==> trial 9 <==
==> flow/design.v <==
module MUX(input [31:0] DMAport, output reg [24:0] out0, out1, out2, out3, out4, out5);
	always @ (*) begin
		out0 = 25'b0;
		out1 = 25'b0;
		out2 = 25'b0;
		out3 = 25'b0;
		out4 = 25'b0;
		out5 = 25'b0;
		case(DMAport[2:0])
			3'b000: out0 = DMAport[31:7];
			3'b001: out1 = DMAport[31:7];
			3'b010: out2 = DMAport[31:7];
			3'b011: out3 = DMAport[31:7];
			3'b100: out4 = DMAport[31:7];
			3'b101: out5 = DMAport[31:7];
			default:;
		endcase
	end
endmodule
module Register(input clk, input rst, input enable, input [23:0] datain, output reg [23:0] dataout);
	always @ (posedge clk or posedge rst) begin
		if (rst)
			dataout <= 24'b0;
		else if(enable)
			dataout <= datain;
	end
endmodule
module Wallace_BaughWooley (
    input  signed [7:0] a,
    input  signed [7:0] b,
    output signed [15:0] prod
);
    assign prod = a * b;
endmodule
module ConvEngine (
    input         clk,
    input         rst,
    input  [31:0] DMAport,        
    input         acc_enable,     
    input         acc_clear,      
    output [31:0] result          
);
    wire [24:0] mux_out0, mux_out1, mux_out2, mux_out3, mux_out4, mux_out5;
    MUX demux (
        .DMAport(DMAport),
        .out0(mux_out0),
        .out1(mux_out1),
        .out2(mux_out2),
        .out3(mux_out3),
        .out4(mux_out4),
        .out5(mux_out5)
    );
    wire [23:0] reg_data [5:0];
    Register reg0 (
        .clk(clk),
        .rst(rst),
        .enable(mux_out0[0]),
        .datain(mux_out0[24:1]),
        .dataout(reg_data[0])
    );
    Register reg1 (
        .clk(clk),
        .rst(rst),
        .enable(mux_out1[0]),
        .datain(mux_out1[24:1]),
        .dataout(reg_data[1])
    );
    Register reg2 (
        .clk(clk),
        .rst(rst),
        .enable(mux_out2[0]),
        .datain(mux_out2[24:1]),
        .dataout(reg_data[2])
    );
    Register reg3 (
        .clk(clk),
        .rst(rst),
        .enable(mux_out3[0]),
        .datain(mux_out3[24:1]),
        .dataout(reg_data[3])
    );
    Register reg4 (
        .clk(clk),
        .rst(rst),
        .enable(mux_out4[0]),
        .datain(mux_out4[24:1]),
        .dataout(reg_data[4])
    );
    Register reg5 (
        .clk(clk),
        .rst(rst),
        .enable(mux_out5[0]),
        .datain(mux_out5[24:1]),
        .dataout(reg_data[5])
    );
    wire signed [7:0] pixel [8:0];
    wire signed [7:0] kernel [8:0];
    assign pixel[0] = reg_data[0][23:16];
    assign pixel[1] = reg_data[0][15:8];
    assign pixel[2] = reg_data[0][7:0];
    assign pixel[3] = reg_data[1][23:16];
    assign pixel[4] = reg_data[1][15:8];
    assign pixel[5] = reg_data[1][7:0];
    assign pixel[6] = reg_data[2][23:16];
    assign pixel[7] = reg_data[2][15:8];
    assign pixel[8] = reg_data[2][7:0];
    assign kernel[0] = reg_data[3][23:16];
    assign kernel[1] = reg_data[3][15:8];
    assign kernel[2] = reg_data[3][7:0];
    assign kernel[3] = reg_data[4][23:16];
    assign kernel[4] = reg_data[4][15:8];
    assign kernel[5] = reg_data[4][7:0];
    assign kernel[6] = reg_data[5][23:16];
    assign kernel[7] = reg_data[5][15:8];
    assign kernel[8] = reg_data[5][7:0];
    wire signed [15:0] prod [8:0];
    Wallace_BaughWooley mult0 (.a(pixel[0]), .b(kernel[0]), .prod(prod[0]));
    Wallace_BaughWooley mult1 (.a(pixel[1]), .b(kernel[1]), .prod(prod[1]));
    Wallace_BaughWooley mult2 (.a(pixel[2]), .b(kernel[2]), .prod(prod[2]));
    Wallace_BaughWooley mult3 (.a(pixel[3]), .b(kernel[3]), .prod(prod[3]));
    Wallace_BaughWooley mult4 (.a(pixel[4]), .b(kernel[4]), .prod(prod[4]));
    Wallace_BaughWooley mult5 (.a(pixel[5]), .b(kernel[5]), .prod(prod[5]));
    Wallace_BaughWooley mult6 (.a(pixel[6]), .b(kernel[6]), .prod(prod[6]));
    Wallace_BaughWooley mult7 (.a(pixel[7]), .b(kernel[7]), .prod(prod[7]));
    Wallace_BaughWooley mult8 (.a(pixel[8]), .b(kernel[8]), .prod(prod[8]));
    wire signed [31:0] prod_ext [8:0];
    assign prod_ext[0] = {{16{prod[0][15]}}, prod[0]};
    assign prod_ext[1] = {{16{prod[1][15]}}, prod[1]};
    assign prod_ext[2] = {{16{prod[2][15]}}, prod[2]};
    assign prod_ext[3] = {{16{prod[3][15]}}, prod[3]};
    assign prod_ext[4] = {{16{prod[4][15]}}, prod[4]};
    assign prod_ext[5] = {{16{prod[5][15]}}, prod[5]};
    assign prod_ext[6] = {{16{prod[6][15]}}, prod[6]};
    assign prod_ext[7] = {{16{prod[7][15]}}, prod[7]};
    assign prod_ext[8] = {{16{prod[8][15]}}, prod[8]};
    wire signed [31:0] sum_products;
    assign sum_products = prod_ext[0] + prod_ext[1] + prod_ext[2] +
                          prod_ext[3] + prod_ext[4] + prod_ext[5] +
                          prod_ext[6] + prod_ext[7] + prod_ext[8];
    reg signed [31:0] accumulator;
    always @(posedge clk or posedge rst) begin
        if (rst) begin
            accumulator <= 32'b0;
        end else if (acc_clear) begin
            accumulator <= 32'b0;
        end else if (acc_enable) begin
            accumulator <= accumulator + sum_products;
        end
    end
    assign result = accumulator;
endmodule
==> flow/run.sh <==
#!/bin/bash
# the make line also repeats each setting of config.mk as NAME=value (left out here)
make -C /OpenROAD-flow-scripts/flow DESIGN_CONFIG=/design/flow/config.mk WORK_HOME=/design/flow/orfs CLKGATE_MAP_FILE= finish
==> flow/config.mk <==
export PLATFORM = sky130hd
export DESIGN_NAME = ConvEngine
export DESIGN_NICKNAME = ConvEngine
export VERILOG_FILES = /design/flow/design.v
export SDC_FILE = /design/flow/constraint.sdc
export NUM_CORES = 4
export LEC_CHECK = 0
export ABC_AREA = 1
export CAP_MARGIN = 20
export CELL_PAD_IN_SITES_DETAIL_PLACEMENT = 0
export CORE_MARGIN = 5
export CORE_UTILIZATION = 22
export CTS_CLUSTER_DIAMETER = 259
export CTS_CLUSTER_SIZE = 100
export GPL_ROUTABILITY_DRIVEN = 0
export GPL_TIMING_DRIVEN = 1
export MAX_ROUTING_LAYER = met4
export PLACE_DENSITY = 0.78
export SETUP_SLACK_MARGIN = -0.91
export SLEW_MARGIN = 20
export TNS_END_PERCENT = 100
==> flow/constraint.sdc <==
create_clock -name core_clock -period 9.4 [get_ports {clk}]
set_input_delay 1.8800 -clock core_clock [delete_from_list [all_inputs] [get_ports {clk}]]
set_output_delay 1.8800 -clock core_clock [all_outputs]
set_load 0.01 [all_outputs]
==> build 13 (differences from trial 9) <==
Settings changed: CELL_PAD_IN_SITES_DETAIL_PLACEMENT 0 to not set, CORE_MARGIN 5 to 2, CORE_UTILIZATION 22 to 60, CTS_CLUSTER_DIAMETER 259 to 371, GPL_ROUTABILITY_DRIVEN 0 to not set, GPL_TIMING_DRIVEN 1 to not set, MAX_ROUTING_LAYER met4 to not set, PLACE_DENSITY 0.78 to not set, SETUP_SLACK_MARGIN -0.91 to not set, TNS_END_PERCENT 100 to not set.
==> flow/constraint.sdc (replaced) <==
create_clock -name core_clock -period 4.71 [get_ports {clk}]
set_input_delay 0.9420 -clock core_clock [delete_from_list [all_inputs] [get_ports {clk}]]
set_output_delay 0.9420 -clock core_clock [all_outputs]
set_load 0.01 [all_outputs]
==> build 31 (differences from trial 9) <==
Settings changed: CELL_PAD_IN_SITES_DETAIL_PLACEMENT 0 to not set, CORE_MARGIN 5 to 2, CORE_UTILIZATION 22 to 62, CTS_CLUSTER_DIAMETER 259 to not set, CTS_CLUSTER_SIZE 100 to not set, GPL_ROUTABILITY_DRIVEN 0 to not set, GPL_TIMING_DRIVEN 1 to not set, MAX_ROUTING_LAYER met4 to not set, PLACE_DENSITY 0.78 to not set, SETUP_SLACK_MARGIN -0.91 to not set, TNS_END_PERCENT 100 to not set.
==> flow/constraint.sdc (replaced) <==
create_clock -name core_clock -period 10.9 [get_ports {clk}]
set_input_delay 2.1800 -clock core_clock [delete_from_list [all_inputs] [get_ports {clk}]]
set_output_delay 2.1800 -clock core_clock [all_outputs]
set_load 0.01 [all_outputs]
==> comparison table <==
                                                                  build 31          trial 9          build 13
Run status                                        timing/DRC/antenna clean  timing/DRC/antenna clean   failed layout checks
Violated checks                                                          -                -      setup timing
Destination of the worst hold path                         reg5.dataout[7]  reg5.dataout[7]  reg2.dataout[19]
Slew HR                                                              0.476            0.297             0.346
Total met3 wirelength after detailed routing                       5810 um          7430 um          10100 um
Final core occ                                                       0.653            0.242             0.730
Vias per inst                                                         5.01             4.12              4.99
Worst setup timing slack at the placement stage                    2.05 ns         0.621 ns          -3.37 ns
CP max FO                                                               10                9                 6
Max Clock Freq                                                     112 MHz          114 MHz           127 MHz
Via count of the first global-routing pass                           25600            28400             28400
Worst R2R Path Depth                                                    25               25                29
Maximum single-stage delay on the critical path                    0.71 ns          0.78 ns           0.65 ns
CP endpoint                                                accumulator[21]  accumulator[31]   accumulator[22]

========
==> harbor: inputs <==
// ConvEngine: RTL as listed in full above, without the edits since
export LEC_CHECK = 0
export ABC_AREA = 1
export CAP_MARGIN = 20
export CORE_ASPECT_RATIO = 0.7
export CORE_MARGIN = 2
export CORE_UTILIZATION = 72
export CTS_CLUSTER_DIAMETER = 233
export CTS_CLUSTER_SIZE = 100
export PLACE_DENSITY = 0.43
export SETUP_SLACK_MARGIN = 1.36
export SLEW_MARGIN = 20
create_clock -name core_clock -period 10.9 [get_ports {clk}]
run.sh (not shown) runs the stock make flow with config.mk's settings and CLKGATE_MAP_FILE=.
==> inputs of umber, as changes to harbor <==
==> flow/config.mk (replaced) <==
export PLATFORM = sky130hd
export DESIGN_NAME = ConvEngine
export DESIGN_NICKNAME = ConvEngine
export VERILOG_FILES = /design/flow/design.v
export SDC_FILE = /design/flow/constraint.sdc
export NUM_CORES = 4
export LEC_CHECK = 0
export CAP_MARGIN = 20
export CORE_MARGIN = 2
export CORE_UTILIZATION = 40
export SLEW_MARGIN = 20
==> flow/constraint.sdc (replaced) <==
create_clock -name core_clock -period 9.49 [get_ports {clk}]
set_input_delay 1.8980 -clock core_clock [delete_from_list [all_inputs] [get_ports {clk}]]
set_output_delay 1.8980 -clock core_clock [all_outputs]
set_load 0.01 [all_outputs]
==> inputs of zinc, as changes to harbor <==
==> flow/config.mk (replaced) <==
export PLATFORM = sky130hd
export DESIGN_NAME = ConvEngine
export DESIGN_NICKNAME = ConvEngine
export VERILOG_FILES = /design/flow/design.v
export SDC_FILE = /design/flow/constraint.sdc
export NUM_CORES = 4
export LEC_CHECK = 0
export ABC_AREA = 1
export CAP_MARGIN = 20
export CORE_MARGIN = 2
export CORE_UTILIZATION = 72
export CTS_CLUSTER_DIAMETER = 365
export CTS_CLUSTER_SIZE = 10
export SLEW_MARGIN = 20
export TNS_END_PERCENT = 10
==> flow/constraint.sdc (replaced) <==
create_clock -name core_clock -period 5.51 [get_ports {clk}]
set_input_delay 1.1020 -clock core_clock [delete_from_list [all_inputs] [get_ports {clk}]]
set_output_delay 1.1020 -clock core_clock [all_outputs]
set_load 0.01 [all_outputs]
==> comparison <==
harbor produced a clean layout. zinc finished with negative setup slack left. umber went through all stages and came out clean.
Sequential share of layout area, lowest first: zinc, umber, harbor.
Clock skew, highest first: umber, zinc, harbor.
Of umber and zinc, zinc has the higher first-iteration DRC count (gap about 60%, measured against zinc).
Critical path depth is the same in harbor and umber.
Non-clock buffer count: zinc > umber > harbor.
Between zinc and umber, the lower synthesized area is in umber (gap about 2.5%, measured against umber).
Against umber, the maximum frequency of harbor is higher by 0.39%.
Cell area, highest first: zinc, umber, harbor.
